// accel_display
module accel_display(
	input 		          		clk,         
	input 		          		reset_n,
	input 		     [1:0]		SW,
	input 		          		data_update,
	input 		     [15:0]		data_x,
	input 		     [15:0]		data_y,
	output		     [7:0]		HEX0,
	output		     [7:0]		HEX1,
	output		     [7:0]		HEX2,
	output		     [7:0]		HEX3,
	output		reg  [3:0]		VGA_B,
	output		reg  [3:0]		VGA_G,
	output		reg          	VGA_HS,
	output		reg  [3:0]		VGA_R,
	output		reg          	VGA_VS
);
For scale: ~3600 cells after synthesis, ~530 flip-flops, about 83 I/O pins.
export LEC_CHECK = 0
export CAP_MARGIN = 20
export CORE_MARGIN = 2
export CORE_UTILIZATION = 68
export CTS_CLUSTER_SIZE = 41
export SETUP_SLACK_MARGIN = 3.8
export SLEW_MARGIN = 20
create_clock -name core_clock -period 13.2 [get_ports {clk}]
run.sh (not shown) runs the stock make flow with config.mk's settings and CLKGATE_MAP_FILE=.
Then changed:
Settings changed: CORE_UTILIZATION 68 to 40, CTS_CLUSTER_SIZE 41 to not set, PLACE_DENSITY set to 0.6, SETUP_SLACK_MARGIN 3.8 to not set.
Clock period 13.2 ns to 20.0 ns, I/O delays scaled along.
Effect: Via count came out lower by 12%; core utilization came out lower by 38 points; synthesized cell count stays the same; cell count came out higher by 5.7%; setup slack improved by 3200 ps; routed wire length came out lower by about 22%; cell area came out lower by about 8%.
Then changed:
Settings changed: CORE_UTILIZATION 40 to 62.
Clock period 20.0 ns to 8.34 ns, I/O delays scaled along.
Outcome: With this change the flow finished with setup timing left; wire length went up by 29%; utilization went up by 37 points; worst hold slack is better by 9.5 ps.
Then changed:
Settings changed: CORE_UTILIZATION 62 to 54.
Clock period 8.34 ns to 16.2 ns, I/O delays scaled along.
=>
- Now the flow passed the timing, DRC and antenna checks
- setup slack improves by 3800 ps
- design area drops by 16%
- routed wire length drops by about 20%
- power drops by about 50%
- worst hold slack is about the same
- synthesized cell count is unchanged
- area after synthesis does not change
- sequential share of layout area climbs by 4.4 points
- first-iteration DRC count climbs by about 3.6%
- sequential cell count does not change
- cell count drops by 11%
Then changed:
Settings changed: CORE_UTILIZATION 54 to 40.
Clock period 16.2 ns to 11.1 ns, I/O delays scaled along.
Outcome: The new run passed the timing, DRC and antenna checks; critical path depth is unchanged; non-clock buffer count increases by 256; wire length rose by a few percent; count of clock-buffer cells in the layout goes up by 10.
Then changed:
Settings changed: CORE_UTILIZATION 40 to 64.
Clock period 11.1 ns to 12.4 ns, I/O delays scaled along.
Combinational power is lower by 22%.
Cell count is lower by 13%.
Hold slack is better by 4.8 ps.
Clock power is lower by 14%.
Core utilization is higher by 23 points.
Area after synthesis is unchanged.
Sequential cell count does not change.

---

run 1:
Starting RTL as in the previous note.
// accel_display
module accel_display(
	input 		          		clk,         
	input 		          		reset_n,
	input 		     [1:0]		SW,
	input 		          		data_update,
	input 		     [15:0]		data_x,
	input 		     [15:0]		data_y,
	output		     [7:0]		HEX0,
	output		     [7:0]		HEX1,
	output		     [7:0]		HEX2,
	output		     [7:0]		HEX3,
	output		reg  [3:0]		VGA_B,
	output		reg  [3:0]		VGA_G,
	output		reg          	VGA_HS,
	output		reg  [3:0]		VGA_R,
	output		reg          	VGA_VS
);
	wire [32:0] smooth_outx, smooth_outy;
	reg  [9:0] pixel_x1, pixel_x2; 
	wire [9:0] x1, x2;
	reg  [9:0] pixel_y1, pixel_y2;
	wire [9:0] y1, y2;
	reg  [7:0] addr;
	wire [11:0] colors;
	reg  [0:0] en;
	reg  [0:0] en_q;
	reg  [9:0] count;
	wire [9:0]  col, row;
	reg  [3:0]   red, green, blue;
	wire  h_sync, v_sync;
	wire  disp_ena;
	smoothFilter x_axis (.clock(clk), .reset_n(reset_n), .enable(VGA_HS), .select(SW[1:0]), .data_x(data_x), 
	                     .data_update(data_update), .smooth_out(smooth_outx));
	smoothFilter y_axis (.clock(clk), .reset_n(reset_n), .enable(VGA_VS), .select(SW[1:0]), .data_x(data_y), 
  ...
clock: 26.9 ns
lec_check: 0
abc_area: 0
cap_margin: 20
cell_pad_in_sites_global_placement: 2
core_margin: 10
core_utilization: 69
cts_cluster_diameter: 59
cts_cluster_size: 16
gpl_routability_driven: 1
gpl_timing_driven: 0
max_routing_layer: met5
place_density_lb_addon: 0.05
setup_slack_margin: 0.77
slew_margin: 20
tns_end_percent: 60
Seen in the log of run 1: FLW-0024 during global placement without I/O, after which the run never completed.
The inputs of run 2 differ from those of run 1 as listed below.
- setting PLACE_DENSITY to 0.6 for the first time
- removing CELL_PAD_IN_SITES_GLOBAL_PLACEMENT (formerly 2)
- removing SETUP_SLACK_MARGIN (formerly 0.77)
- removing GPL_ROUTABILITY_DRIVEN (formerly 1)
- removing ABC_AREA (formerly 0)
- removing GPL_TIMING_DRIVEN (formerly 0)
- changing CORE_MARGIN from 10 to 2
- removing CTS_CLUSTER_SIZE (formerly 16)
- removing CTS_CLUSTER_DIAMETER (formerly 59)
- removing MAX_ROUTING_LAYER (formerly met5)
- removing TNS_END_PERCENT (formerly 60)
- removing PLACE_DENSITY_LB_ADDON (formerly 0.05)
- changing CORE_UTILIZATION from 69 to 35
- changing the clock period (ns, I/O delays scaled along) from 26.9 to 24.7
==> comparison <==
Compared with run 1, in run 2 height of the chip increased 74 um, die size increased about 70%.
Run 2 vs run 1 — die span in x climbed by more than a quarter
Both conditions hold for run 2: the flow ran to the end and the final layout passed the timing, DRC and antenna checks.
Taking run 2 as 1.0, run 1 lands at 0.70 on standard-cell row count.
Here is what was changed in the inputs of run 3 compared with run 2.
- CORE_UTILIZATION: 35 -> 69
- CTS_CLUSTER_DIAMETER: unset -> 238
- CTS_CLUSTER_SIZE: unset -> 15
- ABC_AREA: unset -> 1
- the clock period (ns, I/O delays scaled along): 24.7 -> 9.77
==> results <==
Although run 3 finished all stages, its layout failed final checks on negative setup slack. Diff run 2 -> run 3 | logic depth of the worst setup path including buffers | up by more than 10%. [compare] base=run 2 new=run 3: hold path depth flat; number of logic gates went up; post-route cell area up about 7%; clock network power went up by about 60%. The worst hold slack number comes out higher for run 3 vs run 2. Run 2 ended up with the clock network as its group drawing the most power; run 3 ended up with combinational logic. Run 3 against run 2: post-synthesis share of cell area spent on and, or, nand and nor gates saw an increase, setup slack now sits lower.
Power is estimated from default activity; no workload was simulated.
